== v55 ==
// mul_op
module mul_op #(parameter INPUTS = 2,
		parameter OUTPUTS = 1,
		parameter DATA_IN_SIZE = 32,
		parameter DATA_OUT_SIZE = 32)
		(
		input clk,
		input rst,
		input [INPUTS * (DATA_IN_SIZE)- 1 : 0]data_in_bus,
		input [INPUTS - 1 : 0]valid_in_bus,
		output [INPUTS - 1 : 0] ready_in_bus,
		output [OUTPUTS * (DATA_OUT_SIZE) - 1 : 0]data_out_bus,
		output [OUTPUTS - 1 : 0]valid_out_bus,
		input 	[OUTPUTS - 1 : 0] ready_out_bus
);
Size: about 22000 um2 of cells after synthesis.
make LEC_CHECK=0 ABC_AREA=1 CAP_MARGIN=20 CELL_PAD_IN_SITES_DETAIL_PLACEMENT=1 CORE_MARGIN=9 CORE_UTILIZATION=40 HOLD_SLACK_MARGIN=-0.08 MAX_ROUTING_LAYER=met4 SLEW_MARGIN=15 finish   # period 7.01 ns
run.sh (not shown) runs the stock make flow with config.mk's settings and CLKGATE_MAP_FILE=.
Input-level comparison between v19 and v55:
Settings: CELL_PAD_IN_SITES_DETAIL_PLACEMENT removed (was 1); CORE_MARGIN changed from 9 to 4; ABC_AREA removed (was 1); SLEW_MARGIN changed from 15 to 20; MAX_ROUTING_LAYER removed (was met4); the clock period (ns, I/O delays scaled along) changed from 7.01 to 8.0.
Findings:
- v19 reached the final stage; the timing, DRC and antenna checks on its layout passed.
- The core of v19 is less densely filled than that of v55.
- Wire length reported by the detailed router (v19 / v55): 0.78
- [compare] base=v55 new=v19: non-clock buffer count down 76.
- The launching instance or port of the critical path comes out multiply_unit.b_reg[8] in one run and multiply_unit.a_reg[6] in the other, namely in v19 and v55 respectively.
Relative to v19, the following input files were edited for v21:
Settings: putting MIN_ROUTING_LAYER at met1 where nothing was set; swapping -0.08 for 0.25 in HOLD_SLACK_MARGIN; swapping 4 for 6 in CORE_MARGIN; putting TNS_END_PERCENT at 50 where nothing was set; swapping 20 for 25 in CAP_MARGIN; swapping 40 for 66 in CORE_UTILIZATION.
## What came out
v21: full flow OK, the timing, DRC and antenna checks passed. Compared to v19, the router laid down less metal wire for v21. Compared with v19, in v21 final critical-path required period rose 0.091 ns, final design instance area without fill went down 1.8%, setup slack decreased 0.091 ns, number of tap cells added at floorplan lower. Of v21 and v19, it is v21 that has the lower number of non-filler instances in the completed layout. Across both runs, fmax was lower for v21 than for v19. As far as max-slew violation total from the final report goes, v21 and v19 are indistinguishable; the numbers are identical. For v21, the critical path endpoint was multiply_unit.q0[29], unlike v19, where it was multiply_unit.q0[30]. Looking at v19 and v21, the worst hold margin is a wash.
Input-level comparison between v1 and v21:
Settings: CORE_UTILIZATION changed from 66 to 40; HOLD_SLACK_MARGIN removed (was 0.25); MIN_ROUTING_LAYER changed from met1 to met2.
Findings:
- Every run in the comparison, v21 and v1, completed the flow with a clean layout.
- v21 has lower final weighted congestion in routability-driven placement than v1.
- Number of violations reported at the end of detailed-routing iteration 0 grows by more than 100% when moving from v21 to v1.
- Worst path setup slack after routing: v1 worse than v21
- The higher number of buffers and inverters on the critical path came out of v21.
- Going from v21 to v1, row count rose by about 30%, global router's overall resource usage -0.30 points.
### v1 -> v26
Settings: CELL_PAD_IN_SITES_GLOBAL_PLACEMENT now 3, previously not set; CAP_MARGIN now 0, was 25; CTS_CLUSTER_DIAMETER now 307, previously not set; CTS_CLUSTER_SIZE now 46, previously not set; MIN_ROUTING_LAYER no longer set, was met2; CORE_MARGIN now 2, was 6; TNS_END_PERCENT now 25, was 50; PLACE_DENSITY_LB_ADDON now 0.25, previously not set.
Notes after the runs:
Fraction of the core area covered by cells at the end of the flow across v1 and v26: no real change.
v26 vs. v1: total number of vias now sits lower; antenna diode count now sits lower; summed area of non-filler cells in the final layout now sits at about the same level.
From v1 to v26, number of well taps did not move at all.
Compare v1 and v26 | sum of routed wire length over all layers higher: v26
Between v1 and v26, overall die width decreased.
Compare v1 and v26 | final period utilization higher: v1
Modified inputs, v15 compared to v26
Settings: setting MIN_ROUTING_LAYER to met1 for the first time; changing CAP_MARGIN from 0 to 25; setting CELL_PAD_IN_SITES_DETAIL_PLACEMENT to 2 for the first time; removing CELL_PAD_IN_SITES_GLOBAL_PLACEMENT (formerly 3); changing CORE_MARGIN from 2 to 6; removing CTS_CLUSTER_DIAMETER (formerly 307); setting HOLD_SLACK_MARGIN to 0.25 for the first time; removing CTS_CLUSTER_SIZE (formerly 46); removing PLACE_DENSITY_LB_ADDON (formerly 0.25); setting CORE_ASPECT_RATIO to 0.52 for the first time; changing CORE_UTILIZATION from 40 to 54; changing TNS_END_PERCENT from 25 to 50.
--- outcome ---
Reported for v26 and v15, number of I/O port buffers turned out identical to the last digit. Re async set-or-reset flop fraction in the synthesized netlist: no difference whatsoever between v15 and v26. Number of rows created at floorplan (higher): v26. v15 failed in detailed placement (3_5_place_dp) with DPL-0033. Measured against v15, the floorplan die width of v26 comes out at 0.817 times the reference value. Weighted congestion at the end of routability-driven global placement came out higher on v15 than on v26. As far as synthesized cell count goes, v15 and v26 are indistinguishable; the numbers are identical. I/O pin total: v15 vs v26 identical. Relative to v26, starting density of the core increased by 15 points in v15. Taking v26 as the reference point, the die area of v15 falls by 10000 um2.

---

mul_op again, from the RTL that the note above started with.
Settings: LEC_CHECK=0, CAP_MARGIN=40, CORE_ASPECT_RATIO=0.86, CORE_MARGIN=2, CORE_UTILIZATION=72, CTS_CLUSTER_DIAMETER=381, CTS_CLUSTER_SIZE=21, SLEW_MARGIN=20, TNS_END_PERCENT=10; clock period 5.93 ns.
The first run finished with setup timing left.
Change:
==> flow/config.mk (replaced) <==
export PLATFORM = sky130hd
export DESIGN_NAME = mul_op
export DESIGN_NICKNAME = mul_op
export VERILOG_FILES = /design/flow/design.v
export SDC_FILE = /design/flow/constraint.sdc
export NUM_CORES = 4
export LEC_CHECK = 0
export CAP_MARGIN = 20
export CORE_MARGIN = 2
export CORE_UTILIZATION = 10
export SLEW_MARGIN = 20
==> flow/constraint.sdc (replaced) <==
create_clock -name core_clock -period 8.92 [get_ports {clk}]
set_input_delay 1.7840 -clock core_clock [delete_from_list [all_inputs] [get_ports {clk}]]
set_output_delay 1.7840 -clock core_clock [all_outputs]
set_load 0.01 [all_outputs]
What happened: With this change the flow produced a clean layout; final area increases by 2.3%; fmax decreases by 3.1%; register-to-register slack is better by 2800 ps; via count decreases by 17%; synthesized cell count is unchanged; area after synthesis is unchanged; worst setup slack is better by 2800 ps.
Change:
--- a/flow/config.mk
+++ b/flow/config.mk
@@ -7,5 +7,5 @@
 export LEC_CHECK = 0
-export CAP_MARGIN = 20
+export CAP_MARGIN = 5
 export CORE_MARGIN = 2
-export CORE_UTILIZATION = 10
+export CORE_UTILIZATION = 72
 export SLEW_MARGIN = 20
==> flow/constraint.sdc (replaced) <==
create_clock -name core_clock -period 6.23 [get_ports {clk}]
set_input_delay 1.2460 -clock core_clock [delete_from_list [all_inputs] [get_ports {clk}]]
set_output_delay 1.2460 -clock core_clock [all_outputs]
set_load 0.01 [all_outputs]
Now the flow reached the layout checks and failed them: setup timing; critical path depth climbs by 2; worst setup slack is worse by 2500 ps; final cell count goes down by well over a third; synthesized area does not change.
Change:
--- a/flow/config.mk
+++ b/flow/config.mk
@@ -7,5 +7,6 @@
 export LEC_CHECK = 0
-export CAP_MARGIN = 5
+export CAP_MARGIN = 20
 export CORE_MARGIN = 2
 export CORE_UTILIZATION = 72
+export CTS_CLUSTER_DIAMETER = 227
 export SLEW_MARGIN = 20
==> flow/constraint.sdc (replaced) <==
create_clock -name core_clock -period 3.52 [get_ports {clk}]
set_input_delay 0.7040 -clock core_clock [delete_from_list [all_inputs] [get_ports {clk}]]
set_output_delay 0.7040 -clock core_clock [all_outputs]
set_load 0.01 [all_outputs]
Result: The new run completed and failed the layout checks on setup timing; synthesized area does not change; count of clock-buffer cells in the layout is unchanged; worst setup slack degrades by 2600 ps; hold slack improves by 5.3 ps.
